run 1:
## top_module_d11
module top_module_d11(
    i_clk,
    i_reset,
    i_start,
    i_load,
    i_enc_dec,
    i_pt1,
    i_pt2,
    i_key1,
    i_key2,
    i_r,
    o_ct1,
    o_ct2,
    o_done
);
Size in the first run: about 5900 cells after synthesis, ~710 I/O pins.
export LEC_CHECK = 0
export CAP_MARGIN = 20
export CORE_ASPECT_RATIO = 0.72
export CORE_MARGIN = 2
export CORE_UTILIZATION = 72
export CTS_CLUSTER_DIAMETER = 347
export CTS_CLUSTER_SIZE = 37
export HOLD_SLACK_MARGIN = 0.3
export PLACE_DENSITY_LB_ADDON = 0.05
export SETUP_SLACK_MARGIN = 1.47
export SLEW_MARGIN = 20
create_clock -name core_clock -period 5.15 [get_ports {i_clk}]
run.sh (not shown) runs the stock make flow with config.mk's settings and CLKGATE_MAP_FILE=.
Run 1 | ERROR | global routing
Setup changes, run 1 to run 2
- clearing SETUP_SLACK_MARGIN, which used to be 1.47
- clearing CTS_CLUSTER_DIAMETER, which used to be 347
- clearing CORE_ASPECT_RATIO, which used to be 0.72
- swapping 72 for 70 in CORE_UTILIZATION
- clearing PLACE_DENSITY_LB_ADDON, which used to be 0.05
- clearing HOLD_SLACK_MARGIN, which used to be 0.3
- swapping 5.15 for 4.75 in the clock period (ns, I/O delays scaled along)
### Flow results
Nothing crashed in run 2 and all stages finished; the problem is that the final layout failed, the offending checks being setup timing.
Compared with run 1, in run 2 starting density of the core went down by 2.7 points; number of rows created at floorplan went up by 21%; core outline area went up by 3.9%; post-placement cell count went up by 89; number of post-CTS setup repair buffers went down by 96.
Post-synthesis cell count from yosys came out exactly the same in run 2 and run 1.
Summary: die size, run 2 worse than run 1
diff inputs: run 2 => run 3
- changing CORE_UTILIZATION from 70 to 58
- removing CTS_CLUSTER_SIZE (formerly 37)
- changing the clock period (ns, I/O delays scaled along) from 4.75 to 3.38
[summary]
Ran to the end and failed final checks on setup timing: run 3.
Minimum period implied by the final worst setup slack (lower): run 3
Lower sequential share of layout area among run 3 and run 2: run 3
[run 3] number of setup violations in the final report rose 240 relative to run 2
Comparing run 3 and run 2, maximum frequency is higher on run 3.
In run 3, the post-route non-filler standard cell count came out 1331 above the value in run 2.
Run 2 ended up with IN_REG_INST1[32].in_reg1.state$_DFFE_PP_ as its worst setup path endpoint; run 3 ended up with IN_REG_INST2[29].in_reg2.state$_DFFE_PP_.
Inputs modified between run 3 and run 4:
- swapping 58 for 71 in CORE_UTILIZATION
- putting PLACE_DENSITY at 0.65 where nothing was set
- swapping 3.38 for 4.32 in the clock period (ns, I/O delays scaled along)
--- outcome ---
Setup fix buffers added after clock tree synthesis shrinks by more than half when moving from run 3 to run 4. Total clock sinks came out exactly the same in run 4 and run 3. Width of the die for run 4: about 9% down relative to run 3. The final estimated routing congestion in global placement in run 4 sits 0.034 above the value recorded for run 3. No final results exist for run 4, since it was stopped by error GRT-0232 during global routing. The die span in y in run 4 sits 9.5% below the value recorded for run 3. Run 4 does better than run 3 on die area.

========
Setup of P:
top_module_d11 again, from the RTL that the note above started with.
## top_module_d11
module top_module_d11(
    i_clk,
    i_reset,
    i_start,
    i_load,
    i_enc_dec,
    i_pt1,
    i_pt2,
    i_key1,
    i_key2,
    i_r,
    o_ct1,
    o_ct2,
    o_done
);
clock: 3.51 ns
lec_check: 0
abc_area: 0
cap_margin: 25
cell_pad_in_sites_detail_placement: 1
cell_pad_in_sites_global_placement: 3
core_aspect_ratio: 1.46
core_margin: 4
core_utilization: 30
cts_cluster_diameter: 132
hold_slack_margin: 0.01
place_density: 0.35
slew_margin: 35
The flow completed for P, but it is not clean: the layout still shows negative setup slack.
Edits applied to the flow inputs when going from P to Q:
Settings: swapping 0.01 for 0.02 in HOLD_SLACK_MARGIN; putting SETUP_SLACK_MARGIN at 0.66 where nothing was set; putting MIN_ROUTING_LAYER at met2 where nothing was set; swapping 35 for 30 in SLEW_MARGIN.
## What came out
- Q finished all stages; layout check result: FAIL, due to negative setup slack.
- P: flow complete, layout not clean; failing: negative setup slack
- Q against P: area share of xor/xnor cells in the synthesized design did not really move, first-pass GRT wire length went up.
- Taking P as the reference, in Q met3 track demand over resource picked up an extra 56 points; register area share after synthesis neither gained nor lost much; number of cells in the finished layout apart from fillers picked up an extra 287; final-layout worst hold slack lost 0.083 ns.
Relative to Q, the following input files were edited for R:
Settings: SETUP_SLACK_MARGIN no longer set, was 0.66; CORE_MARGIN now 2, was 4; CELL_PAD_IN_SITES_DETAIL_PLACEMENT no longer set, was 1; HOLD_SLACK_MARGIN now 0.01, was 0.02; CORE_UTILIZATION now 54, was 30; CTS_CLUSTER_DIAMETER now 134, was 132; SLEW_MARGIN now 25, was 30; PLACE_DENSITY no longer set, was 0.35; CELL_PAD_IN_SITES_GLOBAL_PLACEMENT now 0, was 3; MIN_ROUTING_LAYER no longer set, was met2.
[summary]
R ran in full, but the layout does not pass; the checks complain about negative setup slack. Across both runs, delay of the slowest cell on the worst path was lower for R than for Q. Compared with Q, R shows site row count that has gone down by more than a quarter. Of R and Q, R shows the higher final worst hold slack, with Q below it. Final clock period utilization by the worst path (higher): Q.
Edits applied to the flow inputs when going from R to S:
Settings: setting MIN_ROUTING_LAYER to met2 for the first time; changing HOLD_SLACK_MARGIN from 0.01 to 0.02; setting PLACE_DENSITY to 0.35 for the first time; changing CORE_MARGIN from 2 to 4; changing SLEW_MARGIN from 25 to 35; changing CELL_PAD_IN_SITES_GLOBAL_PLACEMENT from 0 to 3; setting CELL_PAD_IN_SITES_DETAIL_PLACEMENT to 1 for the first time; changing ABC_AREA from 0 to 1; changing CORE_UTILIZATION from 54 to 30; changing CTS_CLUSTER_DIAMETER from 134 to 132.
--- outcome ---
- S leaves less setup margin than R.
- Between R and S, the flow reports total area of multi-input combinational cells decreasing by a few percent.
- Diff S and R: final area higher in S
- Met3 wire length (S vs. R) increases by more than 100%
- [compare] base=R new=S: via count of the routed design climbed 34700.
- In R the implementation ran to completion but is not tape-out ready, as the final checks report negative setup slack.
- The flow completed for S, but it is not clean: the layout still shows negative setup slack.
The inputs of T differ from those of S as listed below.
Settings: MIN_ROUTING_LAYER no longer set, was met2; HOLD_SLACK_MARGIN now 0.01, was 0.02; ABC_AREA now 0, was 1; CELL_PAD_IN_SITES_GLOBAL_PLACEMENT now 0, was 3; CORE_ASPECT_RATIO now 0.71, was 1.46; CORE_UTILIZATION now 58, was 30; CELL_PAD_IN_SITES_DETAIL_PLACEMENT no longer set, was 1; PLACE_DENSITY no longer set, was 0.35; CTS_CLUSTER_DIAMETER now 134, was 132; CORE_MARGIN now 2, was 4; SETUP_SLACK_MARGIN now -0.22, previously not set; SLEW_MARGIN now 25, was 35.
[summary]
- The flow completed for T, but it is not clean: the layout still shows negative setup slack.
- Maximum frequency, T and S: higher on T
- When the final numbers for T and S were put side by side, the part of the cycle the worst path needs turned out to be smaller in T.
- In the final design statistics, T uses fewer standard cells in total than S.
- T vs S, worst hold path class: primary input to async pin vs primary input to flip-flop
- Going from S to T, arithmetic-cell share of the synthesized area counting full adders, half adders and majority gates saw an increase; HPWL after detailed placement went down; worst hold slack dropped 0.092 ns; number of sinks on the clock net stayed essentially flat.
- Delta (T minus S): final core area utilization went up.
